[config.mk]
export PLATFORM = sky130hd
export DESIGN_NAME = cordic_oscillator
export DESIGN_NICKNAME = cordic_oscillator
export VERILOG_FILES = /design/flow/design.v
export SDC_FILE = /design/flow/constraint.sdc
export NUM_CORES = 4
export LEC_CHECK = 0
export CAP_MARGIN = 20
export CORE_MARGIN = 2
export CORE_UTILIZATION = 72
export CTS_CLUSTER_DIAMETER = 98
export SLEW_MARGIN = 20
[constraint.sdc]
create_clock -name core_clock -period 3.77 [get_ports {clk}]
set_input_delay 0.7540 -clock core_clock [delete_from_list [all_inputs] [get_ports {clk}]]
set_output_delay 0.7540 -clock core_clock [all_outputs]
set_load 0.01 [all_outputs]
[design.v]
module cordic_pipelined #(
    parameter MODE                    = 0,      
    parameter STAGES                  = 16,
    parameter CORDIC_WIDTH            = 16,
    parameter CORDIC_INTERNAL_WIDTH   = 20,
    parameter SFIXED_ZERO             = 32'd0,
    parameter SFIXED_PI               = 32'h3243F6A8,
    parameter SFIXED_PI_OVER_2        = 32'h1921FB54,
    parameter SFIXED_TWO_PI           = 32'h6487ED51
)(
    input  wire                                clk,
    input  wire                                rst,
    input  wire                                valid_in,
    input  wire  signed [CORDIC_WIDTH-1:0]      x_in,
    input  wire  signed [CORDIC_WIDTH-1:0]      y_in,
    input  wire  signed [CORDIC_INTERNAL_WIDTH-1:0] z_in,
    output reg                                 valid_out,
    output wire signed [CORDIC_WIDTH-1:0]      x_out,
    output wire signed [CORDIC_WIDTH-1:0]      y_out,
    output wire signed [CORDIC_WIDTH-1:0]      z_out
);
    wire signed [31:0] ANGLES [0:31];
    assign ANGLES[0]  = 32'h0000C90F;
    assign ANGLES[1]  = 32'h000076B1;
    assign ANGLES[2]  = 32'h00003EB6;
    assign ANGLES[3]  = 32'h00001FD5;
    assign ANGLES[4]  = 32'h00000FFA;
	 assign ANGLES[5]  = 32'h000007FF;
    assign ANGLES[6]  = 32'h000003FF;
    assign ANGLES[7]  = 32'h000001FF;
    assign ANGLES[8]  = 32'h000000FF;
    assign ANGLES[9]  = 32'h0000007F;
    assign ANGLES[10] = 32'h0000003F;
    assign ANGLES[11] = 32'h0000001F;
	  assign ANGLES[12] = 32'h0000000F;
    assign ANGLES[13] = 32'h00000007;
    assign ANGLES[14] = 32'h00000003;
    assign ANGLES[15] = 32'h00000001;
    assign ANGLES[16] = 32'h00000000;
    assign ANGLES[17] = 32'h00000000;
    assign ANGLES[18] = 32'h00000000;
	  assign ANGLES[19] = 32'h00000000;
    assign ANGLES[20] = 32'h00000000;
    assign ANGLES[21] = 32'h00000000;
    assign ANGLES[22] = 32'h00000000;
    assign ANGLES[23] = 32'h00000000;
    assign ANGLES[24] = 32'h00000000;
    assign ANGLES[25] = 32'h00000000;
    assign ANGLES[26] = 32'h00000000;
    assign ANGLES[27] = 32'h00000000;
	  assign ANGLES[28] = 32'h00000000;
    assign ANGLES[29] = 32'h00000000;
    assign ANGLES[30] = 32'h00000000;
    assign ANGLES[31] = 32'h00000000;
	  reg signed [CORDIC_INTERNAL_WIDTH-1:0] x_pipe [0:STAGES];
    reg signed [CORDIC_INTERNAL_WIDTH-1:0] y_pipe [0:STAGES];
    reg signed [CORDIC_INTERNAL_WIDTH-1:0] z_pipe [0:STAGES];
    reg [1:0]  quadrant_stages [0:STAGES];
    reg        valid_pipe      [0:STAGES];
    reg signed [CORDIC_INTERNAL_WIDTH-1:0] x_corrected,y_corrected,z_wrapped;
    localparam [31:0] PI_SH         = SFIXED_PI        >> 12;
    localparam [31:0] PI_OVER_2_SH  = SFIXED_PI_OVER_2 >> 12;
    localparam [31:0] TWO_PI_SH     = SFIXED_TWO_PI    >> 12;
    localparam signed [CORDIC_INTERNAL_WIDTH-1:0] Z_ZERO      = 0;
    localparam signed [CORDIC_INTERNAL_WIDTH-1:0] Z_PI        = PI_SH[CORDIC_INTERNAL_WIDTH-1:0];
    localparam signed [CORDIC_INTERNAL_WIDTH-1:0] Z_PI_OVER_2 = PI_OVER_2_SH[CORDIC_INTERNAL_WIDTH-1:0];
    localparam signed [CORDIC_INTERNAL_WIDTH-1:0] Z_TWO_PI    = TWO_PI_SH[CORDIC_INTERNAL_WIDTH-1:0];
    always @(posedge clk) begin
      if (rst) begin
         x_pipe[0] <= 0; y_pipe[0] <= 0; z_pipe[0] <= 0;
         quadrant_stages[0] <= 2'b00;
         valid_pipe[0] <= 0;
      end else begin
         z_wrapped = z_in;
         if (z_wrapped >  Z_PI)   z_wrapped =  z_wrapped-Z_TWO_PI;
         else if (z_wrapped <= -Z_PI) z_wrapped =  z_wrapped+Z_TWO_PI;
         if((z_wrapped>=Z_ZERO)&&(z_wrapped<=Z_PI_OVER_2)) begin
            quadrant_stages[0]<=2'b00;  z_pipe[0]<=z_wrapped;
         end
			else if((z_wrapped>Z_PI_OVER_2)&&((z_wrapped<=Z_PI)||(z_wrapped>= -Z_PI_OVER_2))) begin
            quadrant_stages[0]<=2'b01;  z_pipe[0]<=Z_PI-z_wrapped;
         end
         else if((z_wrapped<Z_ZERO)&&(z_wrapped>=-Z_PI_OVER_2)) begin
            quadrant_stages[0]<=2'b11;  z_pipe[0]<= -z_wrapped;
         end
			else begin
            quadrant_stages[0]<=2'b10;  z_pipe[0]<= -(Z_PI+z_wrapped);
         end
         x_pipe[0] <= {{(CORDIC_INTERNAL_WIDTH-CORDIC_WIDTH){x_in[CORDIC_WIDTH-1]}},x_in};
         y_pipe[0] <= {{(CORDIC_INTERNAL_WIDTH-CORDIC_WIDTH){y_in[CORDIC_WIDTH-1]}},y_in};
         valid_pipe[0] <= valid_in;
      end
   end
   genvar i;
   generate
      for (i=0; i<STAGES; i=i+1) begin : STAGES_GEN
         reg signed [CORDIC_INTERNAL_WIDTH-1:0] angle, dx, dy;
         reg sigma;
         always @(posedge clk) begin
           angle = ANGLES[i];
           sigma = (MODE==0) ? z_pipe[i][CORDIC_INTERNAL_WIDTH-1] : y_pipe[i][CORDIC_INTERNAL_WIDTH-1];
            dx    = (y_pipe[i] >>> i);
            dy    = (x_pipe[i] >>> i);
            if (sigma==0) begin
               x_pipe[i+1] <= x_pipe[i] - dx;
               y_pipe[i+1] <= y_pipe[i] + dy;
               z_pipe[i+1] <= z_pipe[i] - angle;
            end else begin
              x_pipe[i+1] <= x_pipe[i] + dx;
               y_pipe[i+1] <= y_pipe[i] - dy;
               z_pipe[i+1] <= z_pipe[i] + angle;
            end
            valid_pipe[i+1]      <= rst ? 1'b0 : valid_pipe[i];
            quadrant_stages[i+1] <= quadrant_stages[i];
         end
      end
   endgenerate
	 always @(posedge clk) begin
      case(quadrant_stages[STAGES])
         2'b00:  begin x_corrected <=  x_pipe[STAGES]; y_corrected <= y_pipe[STAGES]; end
         2'b11:  begin x_corrected <=  x_pipe[STAGES]; y_corrected <= -y_pipe[STAGES];end
         default:begin x_corrected <= -x_pipe[STAGES]; y_corrected <=  y_pipe[STAGES];end
      endcase
      valid_out <= rst ? 1'b0 : valid_pipe[STAGES];
   end
   assign x_out = x_corrected[CORDIC_WIDTH-1:0];
   assign y_out = y_corrected[CORDIC_WIDTH-1:0];
   assign z_out = z_pipe[STAGES][CORDIC_WIDTH-1:0];
endmodule
module cordic_oscillator #(
    parameter SFIXED_WIDTH = 32,            
    parameter CORDIC_WIDTH = 16,            
    parameter SFIXED_TWO_PI = 32'h6487ED51,          
    parameter SFIXED_ZERO   = 32'd0,
    parameter CORDIC_GAIN   = 16'h26DD           
	 )(
    input  wire                      clk,
    input  wire                      rst,
    input  wire                      ce,
    input  wire signed [SFIXED_WIDTH-1:0] tuning_word,
    output wire signed [CORDIC_WIDTH-1:0] sin_out,
    output wire signed [CORDIC_WIDTH-1:0] cos_out,
    output wire                      valid_out
);
    reg signed [SFIXED_WIDTH-1:0] phase_acc;
    reg signed [SFIXED_WIDTH-1:0] next_phase;
    localparam signed [SFIXED_WIDTH-1:0] TWO_PI_S = SFIXED_TWO_PI;
    always @(posedge clk) begin
        if (rst) begin
            phase_acc <= {SFIXED_WIDTH{1'b0}};
        end
		  else if (ce) begin
            next_phase = phase_acc + tuning_word;
            if (next_phase >= TWO_PI_S)
                phase_acc <= next_phase - TWO_PI_S;
            else if (next_phase < 0)
                phase_acc <= next_phase + TWO_PI_S;
            else
                phase_acc <= next_phase;
        end
    end
    wire signed [CORDIC_WIDTH-1:0] x_fixed  = CORDIC_GAIN;   
    wire signed [CORDIC_WIDTH-1:0] y_fixed  = {CORDIC_WIDTH{1'b0}};
    wire signed [CORDIC_WIDTH-1:0] x_out;
    wire signed [CORDIC_WIDTH-1:0] y_out;
    wire        valid_pipe;
	 cordic_pipelined cordic_inst (
        .clk       (clk),
        .rst       (rst),
        .x_in      (x_fixed),
        .y_in      (y_fixed),
        .z_in      (phase_acc[31:12]),
        .x_out     (x_out),
        .y_out     (y_out),
        .z_out     (),           
        .valid_in  (1'b1),
        .valid_out (valid_pipe)
    );
    assign sin_out   = y_out;
    assign cos_out   = x_out;
    assign valid_out = valid_pipe;
endmodule
[run.sh]
#!/bin/bash
# the make line also repeats each setting of config.mk as NAME=value (left out here)
make -C /OpenROAD-flow-scripts/flow DESIGN_CONFIG=/design/flow/config.mk WORK_HOME=/design/flow/orfs CLKGATE_MAP_FILE= finish
==> qor.rpt, run 1 <==
==============================================================================
CP Cell Sequence                                                  nor3_2 > nand4_1 > ha_1 > a21oi_1 > ha_1 > a21oi_1 > o21ai_2 > a211oi_2 > o21ai_2 > a31oi_2 > nor2b_1 > o21a_1 > o41ai_2 > xnor2_1
Crit-path max FO                                                             5
XOR Share, Synth                                                        13.21%
Top post-synthesis cells by count                                 1011 x dfxtp_1, 914 x ha_1, 729 x nor2_1
Setup CP Type                                                          reg2reg
Final Hold Viols                                                             0
Clock sinks                                                               1011
Height of the die                                                     312.8 µm
Worst hold path startpoint                                        cordic_inst.quadrant_stages[15][0]
Reg-to-Reg Start                                                  cordic_inst.y_pipe[14][17]
Type of the most critical hold path                                    reg2reg
Post-route standard cell area excluding fillers                      83230 µm²
Hold-critical path endpoint                                       cordic_inst.quadrant_stages[16][0]
Clock-pin transition on the worst setup and hold timing paths          0.06 ns
OpenROAD warning count                                                      47
Area of the mapped netlist                                           68640 µm²
CTS tree                                                                 built
Nets in the synthesized netlist                                           8925
Core box area                                                        94730 µm²
Drt total wl                                                          210.7 mm
Adders+Majority by Area                                                 17.94%
Worst Hold Path Cells                                                        0
Category of the worst setup path launch point                        flip-flop
Reg2Reg Capture Point                                             cordic_inst.x_pipe[15][18]
Antenna violations before repair                                             2
Proportion of synthesized area in mux cells                             1.165%
Total Routing Usage GR                                                  38.22%
Required time reported for the critical path endpoint                  4.39 ns
Maximum number of pins on one net before global-route repair                34
Final period demand of the worst path                                 4.066 ns
Clock H-tree levels                                                          3
Total Die Area                                                       97830 µm²
First-pass GRT wire length                                            312.0 mm
Clk ins delay skew pair                                                0.74 ns
Maximum clock path buffer count                                              3
Final worst slack                                                   -0.2963 ns
Cell area after placement                                            75970 µm²
Instance tally after logic synthesis                                      7932
Worst-margin pin slew                                                0.8426 ns
Type of element capturing the critical path                          flip-flop
Async SR Flop Fraction                                                      0%
Layout area overhead                                                    21.24%
Unrepaired setup endpoints after global routing                           true
Largest delay share family, worst path                            AND-OR/OR-AND gates
Final setup skew                                                    0.05132 ns
Number of flops mapped to enable cells by yosys                              0
DRC viols                                                                    0
Register share after synthesis                                          29.48%
Placement row count                                                        113
Total gr overflow                                                            0
Iteration count of the initial detailed-routing pass                        12
Post-route fraction of the period consumed by the critical path         107.9%
Post-detailed-route via-to-cell ratio                                    6.479
Synthesized flop and latch total                                          1011
Critical path's slowest cell                                           a21oi_1
Largest area contributor in the synthesized netlist                    dfxtp_1
Slew headroom                                                           43.62%
Buffer type at the clock tree root                                   clkbuf_16
Most used DFF post-synth                                               dfxtp_1
Final count of pins violating max slew                                       0
Largest family of logic cells by area                             AND-OR/OR-AND gates
Register-to-register setup slack                                      -0.30 ns
Startpoint of the worst setup timing path                         cordic_inst.y_pipe[14][17]
Average detailed-routed wire length per instance                      20.85 µm
Area leader share                                                       29.48%
Max Freq                                                             245.9 MHz
Fraction of the mapped netlist area in simple logic gates               15.31%
Number of library cell types mapped by synthesis                           100
Hold WS                                                              0.3263 ns
Leading post-synthesis cells by cell area                         dfxtp_1 29%, ha_1 17%, xnor2_1 9.0%
Die Span X                                                            312.8 µm
Termination of the worst setup path                               cordic_inst.x_pipe[15][18]
Count of hold buffers inserted by post-cts repair                            0
Number of cell instances on the worst register-to-register path             14
Via count of the first global-routing pass                               63040
Library cell with the highest instance count after synthesis           dfxtp_1
Complex-gate fraction of the synthesized area                           19.85%
Number of cell instances after yosys synthesis                            7932
Warnings, synthesis                                                          7
Detailed placer's ending HPWL                                         140.9 mm
Worst path buffer plus inverter count                                        0
Final layout net count                                                    9743
Final antenna-violating net count                                            0
Post-synthesis chip area from yosys                                  68640 µm²
Violated layout checks                                            negative setup slack
Via count                                                                65470
Endpoints failing setup                                                     32
Effective utilization at floorplan                                      72.46%
Filler cell count in the final layout                                     4730
Worst path depth                                                            14
Average size of a mapped cell                                        8.654 µm²
Top-level port count                                                        68
Port bufs                                                                   67
Data arrival time of the critical path                                 4.69 ns
Count of max-cap constraint violations                                       0
Number of buffers created by CTS                                           107
Utilization of the core after routing                                   87.86%
Slowest stage delay, CP                                                0.45 ns
Final antenna diode count                                                    0
Status                                                            complete, but fails checks
Final GP Congestion                                                     0.9561
Drt initial violations                                                    6249
==============================================================================
## metrics by stage
stage	setup WS [ns]	cells	TNS (ns)
after floorplan	-0.3508	7932	-6.181
final	-0.2963	10110	-2.132
after detailed placement	-1.198	9821	-35.68
after CTS	-0.03245	10050	-0.08223
after global placement	-1.157	9821	-31.92
after global routing	-0.3095	10110	-8.746
## repair_timing
item | 4_1_cts | 5_1_grt
resized | 193 | 512
buffers inserted | 33 | 54
gates cloned | 2 | 1
pin swaps | 71 | 178
endpoints found under the setup margin | 109 | 180
## per-layer routing
metal / up-vias / share of wire (%) / GRT usage (%)
li1: 30110 / - / -
met1: 31050 / 38 / 44.82
met2: 3283 / 48 / 67.05
met3: 1028 / 7.3 / 6.186
met4: 4 / 6.7 / 20.05
met5: - / 0.013 / 0
## final cells by class
type                       count  area, µm²  area share [%]
multi-input combinational   6380      49190           59.11
sequential                  1011      20340           24.43
inverter                     407       1541           1.852
clock inverter                57      779.5          0.9366
timing repair buffer         842       6780           8.147
timing repair inverter         1      5.005        0.006013
clock buffer                 142       3010           3.617
tap                         1265       1583           1.902
==> run 2: changes to the inputs <==
- CORE_UTILIZATION: 72 -> 71
- CTS_CLUSTER_DIAMETER: 98 -> unset
- GPL_ROUTABILITY_DRIVEN: unset -> 1
- SETUP_SLACK_MARGIN: unset -> 0.23
- clock period: 3.77 -> 3.99 ns (I/O delays scaled with it)
==> run 2 against run 1 <==
Against the previous run: still fails the layout checks on negative setup slack; first-iteration DRC count shrank 18%; critical path depth grew 6; flip-flop count did not move; worst setup slack better by 0.16 ns; via count decreased by 3.0%; critical path type unchanged; critical endpoint is now cordic_inst.y_pipe[7][12]; largest cell class unchanged.
==> qor.rpt, run 2 <==
==============================================================================
Status                                                            complete, but fails checks
Violated layout checks                                            negative setup slack
Register share after synthesis                                          29.48%
Clk ins delay skew pair                                                0.74 ns
Final count of pins violating max slew                                       0
Worst hold path startpoint                                        cordic_inst.quadrant_stages[13][1]
Post-synthesis chip area from yosys                                  68640 µm²
Largest area contributor in the synthesized netlist                    dfxtp_1
Maximum clock path buffer count                                              3
Hold-critical path endpoint                                       cordic_inst.quadrant_stages[14][1]
CP Cell Sequence                                                  inv_1 > ha_1 > mux2i_2 > fa_2 > a21o_1 > a21oi_2 > o21ai_0 > a21oi_2 > o21ai_2 > a211oi_2 > buf_4 > buf_4 > buf_4 > buf_4 > buf_4 > buf_4 > buf_4 > o21bai_1 > a21oi_1 > xnor2_1
Via count of the first global-routing pass                               61210
Startpoint of the worst setup timing path                         cordic_inst.x_pipe[6][7]
Largest family of logic cells by area                             AND-OR/OR-AND gates
Die Span X                                                            314.9 µm
Via count                                                                63530
Area leader share                                                       29.48%
Iteration count of the initial detailed-routing pass                         8
Clock sinks                                                               1011
Slowest stage delay, CP                                                0.40 ns
Worst path depth                                                            20
Unrepaired setup endpoints after global routing                           true
Average size of a mapped cell                                        8.654 µm²
Critical path's slowest cell                                           dfxtp_2
First-pass GRT wire length                                            303.0 mm
Synthesized flop and latch total                                          1011
Category of the worst setup path launch point                        flip-flop
Top post-synthesis cells by count                                 1011 x dfxtp_1, 914 x ha_1, 729 x nor2_1
CTS tree                                                                 built
Data arrival time of the critical path                                 4.74 ns
Count of max-cap constraint violations                                       0
Fraction of the mapped netlist area in simple logic gates               15.31%
Complex-gate fraction of the synthesized area                           19.85%
Total Die Area                                                       99180 µm²
Area of the mapped netlist                                           68640 µm²
Nets in the synthesized netlist                                           8925
Termination of the worst setup path                               cordic_inst.y_pipe[7][12]
Setup CP Type                                                          reg2reg
Final worst slack                                                   -0.1399 ns
Total gr overflow                                                            0
Most repeated library cell on the critical path                          buf_4
Leading post-synthesis cells by cell area                         dfxtp_1 29%, ha_1 17%, xnor2_1 9.0%
Cell area after placement                                            74760 µm²
Register-to-register setup slack                                      -0.14 ns
Placement row count                                                        114
Clock-pin transition on the worst setup and hold timing paths          0.06 ns
Number of flops mapped to enable cells by yosys                              0
Warnings, synthesis                                                          7
Clock H-tree levels                                                          3
Endpoints failing setup                                                      2
Filler cell count in the final layout                                     5166
Post-route fraction of the period consumed by the critical path         103.5%
OpenROAD warning count                                                      47
Post-route standard cell area excluding fillers                      82950 µm²
Drt initial violations                                                    5124
Max Freq                                                             242.1 MHz
Sum of negative setup slack                                         -0.1898 ns
Proportion of synthesized area in mux cells                             1.165%
Largest delay share family, worst path                            AND-OR/OR-AND gates
Final setup skew                                                    0.05590 ns
Slew headroom                                                           53.11%
Final period demand of the worst path                                 4.130 ns
Worst Hold Path Cells                                                        0
Hold WS                                                              0.3220 ns
Total Routing Usage GR                                                  36.81%
Utilization of the core after routing                                   86.15%
Number of library cell types mapped by synthesis                           100
Buffer type at the clock tree root                                   clkbuf_16
Crit-path max FO                                                             5
Effective utilization at floorplan                                      71.30%
Number of cell instances after yosys synthesis                            7932
Instance tally after logic synthesis                                      7932
Average detailed-routed wire length per instance                      19.99 µm
Worst-margin pin slew                                                0.6980 ns
Antenna violations before repair                                             2
Most used DFF post-synth                                               dfxtp_1
Adders+Majority by Area                                                 17.94%
Port bufs                                                                   67
Top-level port count                                                        68
DRC viols                                                                    0
Detailed placer's ending HPWL                                         138.1 mm
Core box area                                                        96280 µm²
Final GP Congestion                                                     0.9586
Worst path buffer plus inverter count                                        8
Reg-to-Reg Start                                                  cordic_inst.x_pipe[6][7]
Required time reported for the critical path endpoint                  4.60 ns
Reg2Reg Capture Point                                             cordic_inst.y_pipe[7][12]
Final antenna-violating net count                                            0
Final Hold Viols                                                             0
Final layout net count                                                    9646
Count of hold buffers inserted by post-cts repair                            0
XOR Share, Synth                                                        13.21%
Number of buffers created by CTS                                           107
Maximum number of pins on one net before global-route repair                38
Drt total wl                                                          200.3 mm
Post-detailed-route via-to-cell ratio                                    6.340
Layout area overhead                                                    20.84%
Type of the most critical hold path                                    reg2reg
Height of the die                                                     314.9 µm
Library cell with the highest instance count after synthesis           dfxtp_1
Type of element capturing the critical path                          flip-flop
Number of cell instances on the worst register-to-register path             20
Async SR Flop Fraction                                                      0%
==============================================================================
run 2: layout make-up:
type / count / area (µm²) / area share (%)
multi-input combinational: 6380 / 49470 / 59.64
timing repair buffer: 746 / 6106 / 7.361
clock buffer: 146 / 3105 / 3.744
sequential: 1011 / 20360 / 24.54
inverter: 407 / 1550 / 1.869
clock inverter: 53 / 755.7 / 0.9111
antenna: 1 / 2.502 / 0.003017
tap: 1276 / 1597 / 1.925
run 2: routing by layer:
layer / GRT usage, % / part of all wire (%) / routed length, µm
met1: 43.08 / 39 / 78280
met2: 65.67 / 48 / 96990
met3: 4.861 / 6.3 / 12600
met4: 18.83 / 6.2 / 12390
met5: 0 / 0.0065 / 13
run 2: what timing repair did:
action / in CTS / in global routing
buffers inserted: 68 / 85
resized: 235 / 560
pin swaps: 108 / 253
hold endpoints to repair: 0 / 0
cloned: 1 / 0
setup endpoints to repair: 129 / 197
run 2: stage by stage:
| stage | cells | setup slack (ns) |
|---|---|---|
| 2_1_floorplan | 7932 | -0.1748 |
| 3_3_place_gp | 9666 | -0.8222 |
| 3_5_place_dp | 9666 | -0.9046 |
| 4_1_cts | 9934 | 0.1020 |
| 5_1_grt | 10020 | -0.1378 |
| 6_report | 10020 | -0.1399 |
==> run 3: changes to the inputs <==
- CORE_UTILIZATION: 71 -> 66
- GPL_ROUTABILITY_DRIVEN: 1 -> unset
- SETUP_SLACK_MARGIN: 0.23 -> 1.21
- clock period: 3.99 -> 4.18 ns (I/O delays scaled with it)
==> run 3 against run 2 <==
Against the previous run: fails the layout checks on max-capacitance violations, max-slew violations, negative setup slack; critical path depth down 5; die size up 7.5%; global-route usage down 3.6 points; fmax down 11%; worst setup slack worse by 0.30 ns; hold slack worse by 0.0030 ns; via count up 18%; critical endpoint is now cordic_inst.y_pipe[8][18]; highest routed layer unchanged.
==> qor.rpt, run 3 <==
==============================================================================
Count of max-cap constraint violations                                       1
Warnings, synthesis                                                          7
Worst setup slack after placement                                   -0.7484 ns
Port bufs                                                                   67
Iteration count of the initial detailed-routing pass                        10
OpenROAD warning count                                                      47
XOR Share, Synth                                                        13.21%
Number of cell instances on the worst register-to-register path             15
Slew headroom                                                          -1.487%
Placement row count                                                        118
Final antenna-violating net count                                            0
Async SR Flop Fraction                                                      0%
Final layout net count                                                   10160
Crit-path max FO                                                             5
Fraction of the mapped netlist area in simple logic gates               15.31%
Clock-pin transition on the worst setup and hold timing paths          0.07 ns
Library cell with the highest instance count after synthesis           dfxtp_1
DRC viols                                                                    0
Sum of negative setup slack                                          -1.293 ns
Violated layout checks                                            max-capacitance violations, max-slew violations, negative setup slack
Post-detailed-route via-to-cell ratio                                    7.061
Nets in the synthesized netlist                                           8925
Die Span X                                                            326.5 µm
Area leader share                                                       29.48%
Hold WS                                                              0.3189 ns
Via count of the first global-routing pass                               59380
Final worst slack                                                   -0.4443 ns
Buffer type at the clock tree root                                   clkbuf_16
Clock H-tree levels                                                          3
Largest area contributor in the synthesized netlist                    dfxtp_1
Clk ins delay skew pair                                                0.77 ns
Clock sinks                                                               1011
Maximum number of pins on one net before global-route repair                42
Data arrival time of the critical path                                 5.33 ns
Post-route fraction of the period consumed by the critical path         110.6%
Category of the worst setup path launch point                        flip-flop
Average detailed-routed wire length per instance                      27.15 µm
Drt total wl                                                          288.7 mm
Largest delay share family, worst path                            AND-OR/OR-AND gates
Critical path's slowest cell                                           xnor2_1
Worst hold path startpoint                                        cordic_inst.quadrant_stages[5][0]
Required time reported for the critical path endpoint                  4.88 ns
Total gr overflow                                                            0
Final count of pins violating max slew                                       2
Final GP Congestion                                                     0.9333
Hold-critical path endpoint                                       cordic_inst.quadrant_stages[6][0]
Worst-margin pin slew                                                 1.513 ns
Final setup skew                                                    0.04980 ns
Final period demand of the worst path                                 4.624 ns
Leading post-synthesis cells by cell area                         dfxtp_1 29%, ha_1 17%, xnor2_1 9.0%
Count of hold buffers inserted by post-cts repair                            0
Sequential Area                                                      20620 µm²
Top-level port count                                                        68
Largest family of logic cells by area                             AND-OR/OR-AND gates
Layout area overhead                                                    36.47%
Type of element capturing the critical path                          flip-flop
Core box area                                                       103300 µm²
Type of the most critical hold path                                    reg2reg
Post-synthesis chip area from yosys                                  68640 µm²
Total Routing Usage GR                                                  33.20%
Startpoint of the worst setup timing path                         cordic_inst.x_pipe[7][10]
Proportion of synthesized area in mux cells                             1.165%
Post-route standard cell area excluding fillers                      93680 µm²
Cell area after placement                                            74380 µm²
Number of library cell types mapped by synthesis                           100
Termination of the worst setup path                               cordic_inst.y_pipe[8][18]
Effective utilization at floorplan                                      66.42%
Register share after synthesis                                          29.48%
Instance tally after logic synthesis                                      7932
CTS tree                                                                 built
Detailed placer's ending HPWL                                         134.4 mm
Height of the die                                                     326.5 µm
Number of cell instances after yosys synthesis                            7932
Drt initial violations                                                   10070
Adders+Majority by Area                                                 17.94%
Reg2Reg Capture Point                                             cordic_inst.y_pipe[8][18]
Combinational cell area excluding buffers and inverters              54880 µm²
Final Hold Viols                                                             0
Endpoints failing setup                                                      5
CP Cell Sequence                                                  nor4_4 > nand2b_1 > buf_4 > nor3b_4 > nor2_1 > xnor2_1 > ha_2 > buf_4 > a211oi_2 > o21ai_1 > a31oi_1 > nor2b_1 > o21a_1 > o41ai_2 > xnor2_1
Worst path buffer plus inverter count                                        2
Maximum clock path buffer count                                              3
Worst path depth                                                            15
Filler cell count in the final layout                                     3783
Top post-synthesis cells by count                                 1011 x dfxtp_1, 914 x ha_1, 729 x nor2_1
Total Die Area                                                      106600 µm²
Status                                                            complete, but fails checks
Most used DFF post-synth                                               dfxtp_1
First-pass GRT wire length                                            295.6 mm
Reg-to-Reg Start                                                  cordic_inst.x_pipe[7][10]
Antenna violations before repair                                            23
Slowest stage delay, CP                                                0.97 ns
Area of the mapped netlist                                           68640 µm²
Max Freq                                                             216.2 MHz
Register-to-register setup slack                                      -0.44 ns
Via count                                                                75100
Unrepaired setup endpoints after global routing                           true
Number of flops mapped to enable cells by yosys                              0
Synthesized flop and latch total                                          1011
Worst Hold Path Cells                                                        0
Number of buffers created by CTS                                           108
Setup CP Type                                                          reg2reg
Average size of a mapped cell                                        8.654 µm²
Complex-gate fraction of the synthesized area                           19.85%
==============================================================================
## run 3: what timing repair did
| action | in CTS | in global routing |
|---|---|---|
| gates resized | 372 | 1705 |
| gates cloned | 3 | 8 |
| endpoints found under the hold margin | 0 | 0 |
| setup endpoints to repair | 392 | 464 |
| pin swaps | 204 | 1028 |
| setup buffers | 189 | 639 |
## run 3: per-stage QoR
stage                     std cells  utilization (%)
after floorplan                7932                -
after global placement         9593            71.96
after detailed placement       9593            71.96
after CTS                      9981            78.68
after global routing          10630            90.63
final                         10640            90.64
## run 3: cell type report
cell class / count / area share (%)
antenna: 7 / 0.01870
sequential: 1011 / 22.02
timing repair buffer: 1253 / 11.68
inverter: 407 / 1.754
tap: 1380 / 1.843
multi-input combinational: 6380 / 58.58
clock buffer: 145 / 3.327
clock inverter: 51 / 0.7747
timing repair inverter: 1 / 0.009349
## run 3: routing by layer
| metal | vias up | wire length (µm) | global-route usage [%] |
|---|---|---|---|
| li1 | 30970 | - | - |
| met1 | 34860 | 94980 | 40.83 |
| met2 | 6380 | 129400 | 58.51 |
| met3 | 2861 | 32600 | 4.160 |
| met4 | 28 | 31340 | 13.78 |
| met5 | - | 404 | 0 |
==> run 4: changes to the inputs <==
- CORE_UTILIZATION: 66 -> 68
- SETUP_SLACK_MARGIN: 1.21 -> unset
- clock period: 4.18 -> 3.73 ns (I/O delays scaled with it)
==> run 4 against run 3 <==
Against the previous run: area after synthesis stayed put; global-route usage is 1.5 points higher; flip-flop count stayed put; first-iteration DRC count is 54% lower; non-clock buffer count is 317 lower; the layout fails its checks (negative setup slack).
==> qor.rpt, run 4 <==
==============================================================================
Total Routing Usage GR                                                  34.66%
Synthesized flop and latch total                                          1011
Largest family of logic cells by area                             AND-OR/OR-AND gates
Type of the most critical hold path                                    reg2reg
Crit-path max FO                                                             6
Average size of a mapped cell                                        8.654 µm²
Status                                                            complete, but fails checks
Number of flops mapped to enable cells by yosys                              0
Hold-critical path endpoint                                       cordic_inst.quadrant_stages[1][1]
Placement row count                                                        116
First-pass GRT wire length                                            297.9 mm
Top-level port count                                                        68
Iteration count of the initial detailed-routing pass                         8
Final period demand of the worst path                                 3.909 ns
Critical path's slowest cell                                           o311a_4
Buffer type at the clock tree root                                   clkbuf_16
Post-route fraction of the period consumed by the critical path         104.8%
Maximum clock path buffer count                                              3
DRC viols                                                                    0
Filler cell count in the final layout                                     5910
Reg-to-Reg Start                                                  phase_acc[0]
Clk ins delay skew pair                                                0.74 ns
Complex-gate fraction of the synthesized area                           19.85%
Number of cell instances on the worst register-to-register path             19
Detailed placer's ending HPWL                                         139.7 mm
Worst hold path startpoint                                        cordic_inst.quadrant_stages[0][1]
Warnings, synthesis                                                          7
Nets in the synthesized netlist                                           8925
Post-detailed-route via-to-cell ratio                                    6.085
CP Cell Sequence                                                  clkdlybuf4s15_1 > ha_4 > fa_2 > a21oi_4 > o2111ai_4 > and3_4 > o211ai_1 > buf_4 > buf_6 > a31oi_4 > mux2i_4 > o21ai_1 > buf_4 > a21oi_4 > buf_6 > o311a_4 > buf_12 > a21oi_4 > xor2_1 > o21ai_1
Register-to-register setup slack                                      -0.18 ns
OpenROAD warning count                                                      47
Via count                                                                62270
Count of non-filler cells in the finished layout                         10230
Type of element capturing the critical path                          flip-flop
Required time reported for the critical path endpoint                  4.31 ns
CTS tree                                                                 built
Post-route standard cell area excluding fillers                      84230 µm²
Height of the die                                                     321.7 µm
Total gr overflow                                                            0
Effective utilization at floorplan                                      68.54%
Slowest stage delay, CP                                                0.45 ns
Unrepaired setup endpoints after global routing                           true
Clock sinks                                                               1011
Max Freq                                                             255.8 MHz
Largest area contributor in the synthesized netlist                    dfxtp_1
Total Die Area                                                      103500 µm²
Post-synthesis chip area from yosys                                  68640 µm²
Die Span X                                                            321.7 µm
Instance tally after logic synthesis                                      7932
Worst path buffer plus inverter count                                        6
Number of buffers created by CTS                                           107
Most used DFF post-synth                                               dfxtp_1
Final antenna-violating net count                                            0
Adders+Majority by Area                                                 17.94%
Final antenna diode count                                                    0
Category of the worst setup path launch point                        input pin
Violated layout checks                                            negative setup slack
Termination of the worst setup path                               phase_acc[28]
Fraction of the mapped netlist area in simple logic gates               15.31%
Cell total after placement                                                9937
Drt initial violations                                                    4618
Worst Hold Path Cells                                                        0
Slew headroom                                                           58.54%
XOR Share, Synth                                                        13.21%
Area of the mapped netlist                                           68640 µm²
Final Hold Viols                                                             0
Largest delay share family, worst path                            AND-OR/OR-AND gates
Average detailed-routed wire length per instance                      18.62 µm
Setup CP Type                                                           in2reg
Register share after synthesis                                          29.48%
Top post-synthesis cells by count                                 1011 x dfxtp_1, 914 x ha_1, 729 x nor2_1
Count of max-cap constraint violations                                       0
Drt total wl                                                          190.5 mm
Startpoint of the worst setup timing path                         tuning_word[0]
Via count of the first global-routing pass                               60680
Final setup skew                                                    0.05310 ns
Worst-margin pin slew                                                0.6192 ns
Number of cell instances after yosys synthesis                            7932
Endpoints failing setup                                                     39
Reg2Reg Capture Point                                             phase_acc[28]
Worst path depth                                                            20
Library cell with the highest instance count after synthesis           dfxtp_1
Clock-pin transition on the worst setup and hold timing paths          0.06 ns
Area leader share                                                       29.48%
Layout area overhead                                                    22.71%
Final worst slack                                                   -0.1788 ns
Final count of pins violating max slew                                       0
Port bufs                                                                   67
Core box area                                                       100100 µm²
Final GP Congestion                                                     0.9651
Clock H-tree levels                                                          3
Data arrival time of the critical path                                 4.49 ns
Number of library cell types mapped by synthesis                           100
Leading post-synthesis cells by cell area                         dfxtp_1 29%, ha_1 17%, xnor2_1 9.0%
Final layout net count                                                    9837
Async SR Flop Fraction                                                      0%
Proportion of synthesized area in mux cells                             1.165%
Cell area after placement                                            76660 µm²
Most repeated library cell on the critical path                        a21oi_4
Utilization of the core after routing                                   84.11%
Antenna violations before repair                                             2
Maximum number of pins on one net before global-route repair                36
==============================================================================
-- run 4: layout make-up --
cell class,count,area (µm²),share of cell area [%]
tap,1298,1624,1.928
sequential,1011,20300,24.10
clock buffer,149,3107,3.688
multi-input combinational,6381,49270,58.50
clock inverter,50,799.5,0.9492
timing repair buffer,936,7590,9.011
inverter,407,1538,1.826
-- run 4: through the flow --
stage	hold slack (ns)	TNS, ns	setup WS, ns
6_report	0.3122	-3.052	-0.1788
5_1_grt	0.3084	-9.742	-0.2969
4_1_cts	0.3046	-1.227	-0.1280
3_5_place_dp	0.3135	-36.36	-1.167
3_3_place_gp	0.3127	-33.40	-1.136
2_1_floorplan	0.3096	-7.205	-0.3828
-- run 4: metal layers --
layer / part of all wire, % / wire, µm / track usage [%]
met1: 41 / 78580 / 41.78
met2: 48 / 91950 / 61.26
met3: 5.6 / 10740 / 4.930
met4: 4.8 / 9234 / 15.07
met5: 0.014 / 27 / 0
-- run 4: repair_timing --
action                                  4_1_cts  5_1_grt
resized                                     184      497
pin swaps                                    76      214
hold buffers                                  0        0
buffers inserted                             26       73
endpoints found under the setup margin      100      168
cloned                                        2        2
==> run 5: changes to the inputs <==
- ABC_AREA: unset -> 1
- CTS_CLUSTER_DIAMETER: unset -> 196
- CTS_CLUSTER_SIZE: unset -> 98
- PLACE_DENSITY: unset -> 0.35
- TNS_END_PERCENT: unset -> 10
- clock period: 3.73 -> 3.02 ns (I/O delays scaled with it)
==> run 5 against run 4 <==
Against the previous run: area after synthesis increased by 2.2%; the run now fails in 5_1_grt; die size increased by 2.2%; synthesized cell count increased by 17%.
==> qor.rpt, run 5 <==
===========================================================================
Status                                                         aborted with a tool error
Stop stage                                                          5_1_grt
First error line in the log                                    [ERROR GRT-0232] Routing congestion too high. Check the congestion heatmap in the GUI.
Total gr overflow                                                      2268
Cell area after placement                                         84440 µm²
Core box area                                                    102000 µm²
Clock sinks                                                            1011
Total Die Area                                                   105800 µm²
Final GP Congestion                                                  0.9821
Post-synthesis chip area from yosys                               70160 µm²
Worst setup slack after placement                                 -1.082 ns
Synthesized flop and latch total                                       1011
Number of buffers created by CTS                                         15
Async SR Flop Fraction                                                   0%
Adders+Majority by Area                                              17.56%
Largest area contributor in the synthesized netlist                 dfxtp_1
Top-level port count                                                     68
Placement row count                                                     117
Number of flops mapped to enable cells by yosys                           0
Complex-gate fraction of the synthesized area                        13.09%
Port bufs                                                                67
Number of library cell types mapped by synthesis                         62
Area leader share                                                    28.85%
Effective utilization at floorplan                                   68.76%
Most used DFF post-synth                                            dfxtp_1
Top post-synthesis cells by count                              1814 x nand2_1, 1011 x dfxtp_1, 952 x inv_1
Fraction of the mapped netlist area in simple logic gates            20.22%
Register share after synthesis                                       28.85%
Warnings, synthesis                                                       7
XOR Share, Synth                                                     14.31%
Nets in the synthesized netlist                                       10260
Die Span X                                                         325.2 µm
Library cell with the highest instance count after synthesis        nand2_1
Area of the mapped netlist                                        70160 µm²
Cell total after placement                                            12180
Detailed placer's ending HPWL                                      173.8 mm
Height of the die                                                  325.2 µm
Average size of a mapped cell                                     7.574 µm²
Number of cell instances after yosys synthesis                         9263
Largest family of logic cells by area                          simple AND/OR/NAND/NOR gates
Total Routing Usage GR                                               78.63%
Instance tally after logic synthesis                                   9263
Proportion of synthesized area in mux cells                              0%
Clock H-tree levels                                                       1
Maximum clock path buffer count                                           3
Buffer type at the clock tree root                                clkbuf_16
Leading post-synthesis cells by cell area                      dfxtp_1 29%, ha_1 16%, xor2_1 10%
===========================================================================
## run 5: through the flow
| step | TNS [ns] | utilization [%] |
|---|---|---|
| 3_3_place_gp | -56.21 | 82.76 |
| 2_1_floorplan | -10.01 | - |
| 4_1_cts | -30.83 | 85.58 |
| 3_5_place_dp | -77.24 | 82.76 |
## run 5: repair_timing
item | 4_1_cts
pin swaps | 115
resized | 467
buffers inserted | 94
hold buffers | 0
endpoints found under the setup margin | 250
## run 5: routing by layer
| layer | global-route usage, % | overflow |
|---|---|---|
| met1 | 79.66 | 243 |
| met2 | 97.31 | 1312 |
| met3 | 62.58 | 262 |
| met4 | 69.48 | 439 |
| met5 | 44.52 | 12 |
==> run 6: changes to the inputs <==
- ABC_AREA: 1 -> unset
- CORE_UTILIZATION: 68 -> 64
- CTS_CLUSTER_DIAMETER: 196 -> unset
- CTS_CLUSTER_SIZE: 98 -> unset
- PLACE_DENSITY: 0.35 -> unset
- TNS_END_PERCENT: 10 -> unset
- clock period: 3.02 -> 2.66 ns (I/O delays scaled with it)
==> run 6 against run 5 <==
Against the previous run: the flow again stops in 5_1_grt; die size is 3.9% higher; area after synthesis is 2.2% lower; synthesized cell count is 14% lower.
==> qor.rpt, run 6 <==
===========================================================================
XOR Share, Synth                                                     13.21%
Register share after synthesis                                       29.48%
Maximum clock path buffer count                                           3
Die Span X                                                         331.5 µm
Port bufs                                                                67
Largest area contributor in the synthesized netlist                 dfxtp_1
Stop stage                                                          5_1_grt
Clock sinks                                                            1011
Number of buffers created by CTS                                        110
Area of the mapped netlist                                        68640 µm²
Final GP Congestion                                                  0.9508
Number of flops mapped to enable cells by yosys                           0
Top post-synthesis cells by count                              1011 x dfxtp_1, 914 x ha_1, 729 x nor2_1
Top-level port count                                                     68
Fraction of the mapped netlist area in simple logic gates            15.31%
Height of the die                                                  331.5 µm
Total gr overflow                                                      1275
Status                                                         aborted with a tool error
Warnings, synthesis                                                       7
Leading post-synthesis cells by cell area                      dfxtp_1 29%, ha_1 17%, xnor2_1 9.0%
Proportion of synthesized area in mux cells                          1.165%
Number of cell instances after yosys synthesis                         7932
Async SR Flop Fraction                                                   0%
Synthesized flop and latch total                                       1011
Placement row count                                                     120
Average size of a mapped cell                                     8.654 µm²
Number of library cell types mapped by synthesis                        100
Detailed placer's ending HPWL                                      165.0 mm
Total Die Area                                                   109900 µm²
Area leader share                                                    29.48%
Library cell with the highest instance count after synthesis        dfxtp_1
Count of hold buffers inserted by post-cts repair                         0
Largest family of logic cells by area                          AND-OR/OR-AND gates
Complex-gate fraction of the synthesized area                        19.85%
Effective utilization at floorplan                                   64.30%
Total Routing Usage GR                                               88.85%
Adders+Majority by Area                                              17.94%
Nets in the synthesized netlist                                        8925
Clock H-tree levels                                                       3
Buffer type at the clock tree root                                clkbuf_16
Post-synthesis chip area from yosys                               68640 µm²
Most used DFF post-synth                                            dfxtp_1
Core box area                                                    106800 µm²
Instance tally after logic synthesis                                   7932
First error line in the log                                    [ERROR GRT-0116] Global routing finished with congestion. Check the congestion regions in the DRC Viewer.
===========================================================================
## run 6: layer usage
metal | GRT overflow | track usage, %
met3 | 90 | 81.33
met1 | 66 | 86.58
met5 | 12 | 67.17
met2 | 683 | 99.38
met4 | 424 | 89.27
## run 6: what timing repair did
item | in CTS
gates cloned | 1
gates resized | 717
setup buffers | 431
endpoints found under the setup margin | 495
pin swaps | 517
## run 6: through the flow
step / worst slack, ns / instance area (µm²) / std cells
after floorplan: -1.239 / 72060 / 7932
after global placement: -1.909 / 90620 / 11530
after detailed placement: -1.910 / 90620 / 11530
after CTS: -1.061 / 101000 / 12170
==> run 7: changes to the inputs <==
- CORE_UTILIZATION: 64 -> 40
- clock period: 2.66 -> 3.39 ns (I/O delays scaled with it)
==> run 7 against run 6 <==
Against the previous run: now fails the layout checks on negative setup slack; synthesized cell count unchanged; area after synthesis unchanged; die size increased by 59%.
==> qor.rpt, run 7 <==
==============================================================================
Clock sinks                                                               1011
Drt initial violations                                                    3110
Combinational cell area excluding buffers and inverters              52300 µm²
Area leader share                                                       29.48%
Complex-gate fraction of the synthesized area                           19.85%
Drt total wl                                                          195.4 mm
Worst setup slack after placement                                    -1.480 ns
Slowest stage delay, CP                                                0.58 ns
Final Hold Viols                                                             0
Endpoints failing setup                                                     67
Top post-synthesis cells by count                                 1011 x dfxtp_1, 914 x ha_1, 729 x nor2_1
Worst path buffer plus inverter count                                        4
Core box area                                                       171000 µm²
Unrepaired setup endpoints after global routing                           true
Synthesized flop and latch total                                          1011
Final count of pins violating max slew                                       0
Buffer type at the clock tree root                                   clkbuf_16
Sum of negative setup slack                                          -18.64 ns
Reg-to-Reg Start                                                  phase_acc[18]
CTS tree                                                                 built
Worst Hold Path Cells                                                        0
Worst path depth                                                            16
Via count of the first global-routing pass                               61840
Most repeated library cell on the critical path                          buf_6
Adders+Majority by Area                                                 17.94%
Hold WS                                                              0.3204 ns
Category of the worst setup path launch point                        flip-flop
Final GP Congestion                                                     0.8972
Post-detailed-route via-to-cell ratio                                    5.245
Maximum number of pins on one net before global-route repair                42
Height of the die                                                     418.3 µm
Largest family of logic cells by area                             AND-OR/OR-AND gates
Average size of a mapped cell                                        8.654 µm²
Post-route fraction of the period consumed by the critical path         113.7%
Via count                                                                63070
Count of max-cap constraint violations                                       0
Port bufs                                                                   67
Register-to-register setup slack                                      -0.46 ns
Final layout net count                                                   10680
Largest area contributor in the synthesized netlist                    dfxtp_1
Warnings, synthesis                                                          7
Area of the mapped netlist                                           68640 µm²
Final worst slack                                                   -0.4639 ns
Number of flops mapped to enable cells by yosys                              0
Number of cell instances after yosys synthesis                            7932
Type of element capturing the critical path                          flip-flop
Sequential Area                                                      20390 µm²
DRC viols                                                                    0
Iteration count of the initial detailed-routing pass                         6
Total gr overflow                                                            0
Number of library cell types mapped by synthesis                           100
Type of the most critical hold path                                    reg2reg
Average detailed-routed wire length per instance                      16.25 µm
Layout area overhead                                                    39.12%
Post-synthesis chip area from yosys                                  68640 µm²
Number of buffers created by CTS                                           117
Library cell with the highest instance count after synthesis           dfxtp_1
Fraction of the mapped netlist area in simple logic gates               15.31%
Hold-critical path endpoint                                       cordic_inst.quadrant_stages[8][0]
Crit-path max FO                                                             5
Filler cell count in the final layout                                    14970
Required time reported for the critical path endpoint                  4.00 ns
Proportion of synthesized area in mux cells                             1.165%
Die Span X                                                            418.3 µm
Nets in the synthesized netlist                                           8925
Top-level port count                                                        68
XOR Share, Synth                                                        13.21%
Detailed placer's ending HPWL                                         146.6 mm
Most used DFF post-synth                                               dfxtp_1
Clk ins delay skew pair                                                0.77 ns
Violated layout checks                                            negative setup slack
Antenna violations before repair                                             1
Final antenna-violating net count                                            0
Slew headroom                                                           52.32%
Final period demand of the worst path                                 3.854 ns
Worst-margin pin slew                                                0.7137 ns
Maximum clock path buffer count                                              3
Total Die Area                                                      174900 µm²
Data arrival time of the critical path                                 4.47 ns
Termination of the worst setup path                               cordic_inst.z_pipe[0][11]
Number of cell instances on the worst register-to-register path             16
Leading post-synthesis cells by cell area                         dfxtp_1 29%, ha_1 17%, xnor2_1 9.0%
Max Freq                                                             259.5 MHz
Async SR Flop Fraction                                                      0%
Startpoint of the worst setup timing path                         phase_acc[18]
OpenROAD warning count                                                      45
Largest delay share family, worst path                            simple AND/OR/NAND/NOR gates
Status                                                            complete, but fails checks
Placement row count                                                        152
Register share after synthesis                                          29.48%
First-pass GRT wire length                                            307.4 mm
Clock H-tree levels                                                          3
Total Routing Usage GR                                                  21.15%
Reg2Reg Capture Point                                             cordic_inst.z_pipe[0][11]
Worst hold path startpoint                                        cordic_inst.quadrant_stages[7][0]
Setup CP Type                                                          reg2reg
Final setup skew                                                    0.06769 ns
Effective utilization at floorplan                                      40.15%
Final antenna diode count                                                    0
Instance tally after logic synthesis                                      7932
Critical path's slowest cell                                             or4_4
Clock-pin transition on the worst setup and hold timing paths          0.06 ns
CP Cell Sequence                                                  buf_6 > or4_4 > nor3_4 > a2111oi_4 > o31a_1 > or2_4 > buf_6 > and3_4 > a32oi_4 > buf_6 > o2bb2ai_4 > buf_4 > a31o_1 > a221oi_2 > xnor2_1 > nor2_1
==============================================================================
==> run 7: per-stage QoR <==
step	std cells	utilization, %	instance area [µm²]
detailed placement	11370	48.04	82140
global placement	11370	48.04	82140
global route	12030	55.86	95500
CTS	11880	53.20	90970
finish	12030	55.86	95500
floorplan	7932	-	69770
==> run 7: final cells by class <==
class,instances,share of cell area [%]
clock buffer,171,3.625
clock inverter,49,0.7638
inverter,407,1.622
multi-input combinational,6383,54.76
sequential,1011,21.35
tap,2233,2.926
timing repair buffer,1771,14.95
==> run 7: repair_timing <==
item | CTS | global route
hold buffers | 0 | 0
gates resized | 618 | 776
setup buffers | 282 | 177
gates cloned | 6 | 1
pin swaps | 385 | 669
setup endpoints to repair | 167 | 229
==> run 7: routing by layer <==
| layer | GRT usage, % | share of wire [%] | vias to the layer above |
|---|---|---|---|
| met5 | 0 | 0 | - |
| met3 | 2.424 | 3.4 | 283 |
| li1 | - | - | 31980 |
| met1 | 26.42 | 44 | 29830 |
| met2 | 38.24 | 50 | 983 |
| met4 | 5.556 | 2.7 | 0 |
==> run 8: changes to the inputs <==
- CAP_MARGIN: 20 -> 0
- CORE_UTILIZATION: 40 -> 72
- CTS_CLUSTER_DIAMETER: unset -> 268
- CTS_CLUSTER_SIZE: unset -> 44
- MAX_ROUTING_LAYER: unset -> met4
- PLACE_DENSITY: unset -> 0.64
- SETUP_SLACK_MARGIN: unset -> 0.99
- clock period: 3.39 -> 3.61 ns (I/O delays scaled with it)
==> run 8 against run 7 <==
Against the previous run: die size is 44% lower; the run now fails in 5_1_grt; synthesized cell count unchanged; area after synthesis is the same.
==> qor.rpt, run 8 <==
===========================================================================
Status                                                         aborted with a tool error
Stop stage                                                          5_1_grt
First error line in the log                                    [ERROR GRT-0232] Routing congestion too high. Check the congestion heatmap in the GUI.
Adders+Majority by Area                                              17.94%
Register share after synthesis                                       29.48%
Detailed placer's ending HPWL                                      143.1 mm
Most used DFF post-synth                                            dfxtp_1
Largest family of logic cells by area                          AND-OR/OR-AND gates
Worst setup slack after placement                                 -1.197 ns
Complex-gate fraction of the synthesized area                        19.85%
Area leader share                                                    29.48%
Height of the die                                                  312.8 µm
Buffer type at the clock tree root                                clkbuf_16
Top post-synthesis cells by count                              1011 x dfxtp_1, 914 x ha_1, 729 x nor2_1
Number of cell instances after yosys synthesis                         7932
Clock H-tree levels                                                       1
Clock sinks                                                            1011
Number of library cell types mapped by synthesis                        100
Maximum clock path buffer count                                           3
Number of buffers created by CTS                                         26
Placement row count                                                     113
Largest area contributor in the synthesized netlist                 dfxtp_1
Average size of a mapped cell                                     8.654 µm²
Port bufs                                                                67
XOR Share, Synth                                                     13.21%
Die Span X                                                         312.8 µm
Nets in the synthesized netlist                                        8925
Fraction of the mapped netlist area in simple logic gates            15.31%
Warnings, synthesis                                                       7
Core box area                                                     94730 µm²
Synthesized flop and latch total                                       1011
Top-level port count                                                     68
Total Routing Usage GR                                               106.4%
Number of flops mapped to enable cells by yosys                           0
Proportion of synthesized area in mux cells                          1.165%
Total gr overflow                                                      8096
Async SR Flop Fraction                                                   0%
Cell total after placement                                             9774
Area of the mapped netlist                                        68640 µm²
Leading post-synthesis cells by cell area                      dfxtp_1 29%, ha_1 17%, xnor2_1 9.0%
Instance tally after logic synthesis                                   7932
Final GP Congestion                                                  0.9798
Post-synthesis chip area from yosys                               68640 µm²
Count of hold buffers inserted by post-cts repair                         0
Effective utilization at floorplan                                   72.46%
Total Die Area                                                    97830 µm²
Library cell with the highest instance count after synthesis        dfxtp_1
===========================================================================
run 8: layer usage:
layer | GRT overflow | global-route usage (%)
met1 | 498 | 95.90
met2 | 5650 | 127.7
met3 | 570 | 91.80
met4 | 1378 | 111.9
met5 | - | -
run 8: stage by stage:
step	cell area [µm²]	utilization, %	TNS [ns]
after floorplan	70670	-	-10.28
after global placement	76820	81.09	-35.74
after detailed placement	76820	81.09	-40.79
after CTS	83020	87.64	-4.910
run 8: what timing repair did:
| action | 4_1_cts |
|---|---|
| resized | 648 |
| pin swaps | 475 |
| setup endpoints to repair | 507 |
| gates cloned | 7 |
| setup buffers | 350 |
==> run 9: changes to the inputs <==
- CAP_MARGIN: 0 -> 20
- CTS_CLUSTER_DIAMETER: 268 -> unset
- CTS_CLUSTER_SIZE: 44 -> unset
- HOLD_SLACK_MARGIN: unset -> -0.1
- MAX_ROUTING_LAYER: met4 -> unset
- PLACE_DENSITY: 0.64 -> unset
- SETUP_SLACK_MARGIN: 0.99 -> -0.25
- clock period: 3.61 -> 3.44 ns (I/O delays scaled with it)
==> run 9 against run 8 <==
Against the previous run: the flow again stops in 5_1_grt; die size unchanged; area after synthesis unchanged; synthesized cell count unchanged.
==> qor.rpt, run 9 <==
===========================================================================
Buffer type at the clock tree root                                clkbuf_16
Count of hold buffers inserted by post-cts repair                         0
Number of cell instances after yosys synthesis                         7932
Area leader share                                                    29.48%
Detailed placer's ending HPWL                                      151.1 mm
Top post-synthesis cells by count                              1011 x dfxtp_1, 914 x ha_1, 729 x nor2_1
Proportion of synthesized area in mux cells                          1.165%
Instance tally after logic synthesis                                   7932
Status                                                         aborted with a tool error
Nets in the synthesized netlist                                        8925
Area of the mapped netlist                                        68640 µm²
Final GP Congestion                                                  0.9367
Number of library cell types mapped by synthesis                        100
Clock sinks                                                            1011
Average size of a mapped cell                                     8.654 µm²
Fraction of the mapped netlist area in simple logic gates            15.31%
Most used DFF post-synth                                            dfxtp_1
XOR Share, Synth                                                     13.21%
Top-level port count                                                     68
Synthesized flop and latch total                                       1011
Largest area contributor in the synthesized netlist                 dfxtp_1
Stop stage                                                          5_1_grt
Register share after synthesis                                       29.48%
Total Die Area                                                    97830 µm²
Library cell with the highest instance count after synthesis        dfxtp_1
Largest family of logic cells by area                          AND-OR/OR-AND gates
Die Span X                                                         312.8 µm
Number of flops mapped to enable cells by yosys                           0
Warnings, synthesis                                                       7
Maximum clock path buffer count                                           3
Total Routing Usage GR                                               83.24%
Async SR Flop Fraction                                                   0%
Height of the die                                                  312.8 µm
Total gr overflow                                                      1213
Adders+Majority by Area                                              17.94%
Complex-gate fraction of the synthesized area                        19.85%
Post-synthesis chip area from yosys                               68640 µm²
First error line in the log                                    [ERROR GRT-0232] Routing congestion too high. Check the congestion heatmap in the GUI.
Core box area                                                     94730 µm²
Number of buffers created by CTS                                        105
Effective utilization at floorplan                                   72.46%
Clock H-tree levels                                                       3
Leading post-synthesis cells by cell area                      dfxtp_1 29%, ha_1 17%, xnor2_1 9.0%
Port bufs                                                                67
Placement row count                                                     113
===========================================================================
==> run 9: metrics by stage <==
stage               hold slack [ns]  area [µm²]  worst slack, ns  instances
floorplan                    0.3096       69090          -0.6148       7932
global placement             0.3112       79480           -1.341      10280
detailed placement           0.3132       79480           -1.370      10280
CTS                          0.3232       85220          -0.3966      10550
==> run 9: per-layer routing <==
metal,overflow,global-route usage (%)
met2,714,99.59
met5,5,42.94
met4,436,86.85
met3,35,70.44
met1,23,79.82
==> run 9: what timing repair did <==
item,in CTS
pin swaps,121
buffers inserted,88
resized,302
cloned,2
setup endpoints to repair,154
==> run 10: changes to the inputs <==
- ABC_AREA: unset -> 1
- CAP_MARGIN: 20 -> 0
- HOLD_SLACK_MARGIN: -0.1 -> unset
- PLACE_DENSITY: unset -> 0.35
- SETUP_SLACK_MARGIN: -0.25 -> unset
- clock period: 3.44 -> 3.73 ns (I/O delays scaled with it)
==> run 10 against run 9 <==
Against the previous run: the layout now fails its checks (negative setup slack); die size up 2.2%; area after synthesis rose by 2.2%; synthesized cell count grew 17%.
==> qor.rpt, run 10 <==
==============================================================================
Status                                                            complete, but fails checks
Violated layout checks                                            negative setup slack
Library cell with the highest instance count after synthesis           nand2_1
Die Span X                                                            316.2 µm
Clock-pin transition on the worst setup and hold timing paths          0.07 ns
Via count of the first global-routing pass                               66320
Termination of the worst setup path                               cordic_inst.y_pipe[16][15]
Worst path buffer plus inverter count                                        0
Uppermost metal layer occupied by signal nets                             met5
Critical path's slowest cell                                            nor3_2
Register share after synthesis                                          28.85%
Placement row count                                                        114
Area of the mapped netlist                                           70160 µm²
Worst-margin pin slew                                                 1.040 ns
Count of max-cap constraint violations                                       0
Data arrival time of the critical path                                 4.89 ns
Clk ins delay skew pair                                                0.74 ns
Worst hold path startpoint                                        cordic_inst.quadrant_stages[5][1]
Largest area contributor in the synthesized netlist                    dfxtp_1
Register-to-register setup slack                                      -0.59 ns
Post-route fraction of the period consumed by the critical path         115.7%
Detailed-routed wire length on met3                                   21.66 mm
Max Freq                                                             231.6 MHz
Setup CP Type                                                          reg2reg
Post-detailed-route via-to-cell ratio                                    6.151
Final period demand of the worst path                                 4.317 ns
Type of the most critical hold path                                    reg2reg
CP Cell Sequence                                                  nor3_2 > nand2_1 > ha_1 > nand2_1 > nand2_1 > ha_1 > nand3_1 > nand2_1 > nand3_1 > nand2_1 > nand3_1 > nand2_1 > nand3_1 > nand2_1 > a21oi_1 > nor2_1 > nor2_1 > xor2_2
Unrepaired setup endpoints after global routing                           true
Filler cell count in the final layout                                     5589
Final setup skew                                                    0.03966 ns
Most used DFF post-synth                                               dfxtp_1
Required time reported for the critical path endpoint                  4.31 ns
Antenna violations before repair                                            11
First-pass GRT wire length                                            336.1 mm
Final layout net count                                                   10880
Worst Hold Path Cells                                                        0
Sum of met2 wire segment lengths after detailed routing               102.2 mm
Worst path depth                                                            18
Number of buffers created by CTS                                           105
Via count                                                                69230
Hold WS                                                              0.3116 ns
Port bufs                                                                   67
Clock H-tree levels                                                          3
Hold-critical path endpoint                                       cordic_inst.quadrant_stages[6][1]
Total gr overflow                                                            0
Number of cell instances after yosys synthesis                            9263
Fraction of the mapped netlist area in simple logic gates               20.22%
OpenROAD warning count                                                      46
Maximum clock path buffer count                                              3
Utilization of the core after routing                                   83.99%
Nets in the synthesized netlist                                          10260
Detailed placer's ending HPWL                                         157.8 mm
Async SR Flop Fraction                                                      0%
Drt initial violations                                                    7463
Number of cell instances on the worst register-to-register path             18
Count of hold buffers inserted by post-cts repair                            0
Leading post-synthesis cells by cell area                         dfxtp_1 29%, ha_1 16%, xor2_1 10%
Final antenna-violating net count                                            0
Final GP Congestion                                                      1.007
Top-level port count                                                        68
Average size of a mapped cell                                        7.574 µm²
Maximum number of pins on one net before global-route repair                54
Top post-synthesis cells by count                                 1814 x nand2_1, 1011 x dfxtp_1, 952 x inv_1
Slowest stage delay, CP                                                0.89 ns
Average detailed-routed wire length per instance                      19.83 µm
Adders+Majority by Area                                                 17.56%
Largest family of logic cells by area                             simple AND/OR/NAND/NOR gates
Post-Route M1 WL                                                      83.10 mm
Total Routing Usage GR                                                  41.45%
Final worst slack                                                   -0.5870 ns
Synthesized flop and latch total                                          1011
Slew headroom                                                           30.32%
DRC viols                                                                    0
Number of flops mapped to enable cells by yosys                              0
Sum of negative setup slack                                          -1.149 ns
Area leader share                                                       28.85%
Buffer type at the clock tree root                                   clkbuf_16
Endpoints failing setup                                                      7
Final Hold Viols                                                             0
Post-synthesis chip area from yosys                                  70160 µm²
Reg2Reg Capture Point                                             cordic_inst.y_pipe[16][15]
XOR Share, Synth                                                        14.31%
Drt total wl                                                          223.2 mm
Reg-to-Reg Start                                                  cordic_inst.x_pipe[15][15]
Layout area overhead                                                    15.59%
Proportion of synthesized area in mux cells                                 0%
Final count of pins violating max slew                                       0
CTS tree                                                                 built
Core box area                                                        96570 µm²
Most repeated library cell on the critical path                        nand2_1
Category of the worst setup path launch point                        flip-flop
Type of element capturing the critical path                          flip-flop
Height of the die                                                     316.2 µm
Instance tally after logic synthesis                                      9263
Warnings, synthesis                                                          7
Crit-path max FO                                                             4
Largest delay share family, worst path                            simple AND/OR/NAND/NOR gates
Complex-gate fraction of the synthesized area                           13.09%
Startpoint of the worst setup timing path                         cordic_inst.x_pipe[15][15]
Clock sinks                                                               1011
Total Die Area                                                       99960 µm²
Iteration count of the initial detailed-routing pass                         9
Number of library cell types mapped by synthesis                            62
Effective utilization at floorplan                                      72.66%
==============================================================================
## run 10: cell type report
cell class	instances	area (µm²)	area share (%)
multi-input combinational	7162	46750	57.64
sequential	1011	20280	25.00
timing repair buffer	626	5045	6.220
inverter	982	3731	4.601
clock buffer	135	2880	3.551
tap	1276	1597	1.969
clock inverter	56	790.8	0.9750
timing repair inverter	2	17.52	0.02160
antenna	5	12.51	0.01543
## run 10: timing repair
| action | CTS | global route |
|---|---|---|
| hold endpoints to repair | 0 | 0 |
| endpoints found under the setup margin | 23 | 141 |
| pin swaps | 1 | 42 |
| setup buffers | 3 | 29 |
| resized | 21 | 309 |
| gates cloned | 0 | 2 |
## run 10: routing by layer
| metal | GRT usage (%) | vias to the layer above |
|---|---|---|
| met5 | 0 | - |
| met4 | 24.28 | 20 |
| li1 | - | 32090 |
| met3 | 9.993 | 1290 |
| met2 | 69.69 | 3991 |
| met1 | 48.07 | 31840 |
## run 10: stage by stage
step	worst slack [ns]	instance area [µm²]	std cells
2_1_floorplan	0.1738	70160	9263
3_3_place_gp	-0.7358	75970	11030
3_5_place_dp	-0.8004	75970	11030
4_1_cts	0.002392	79730	11220
5_1_grt	-0.6665	81090	11250
6_report	-0.5870	81100	11260
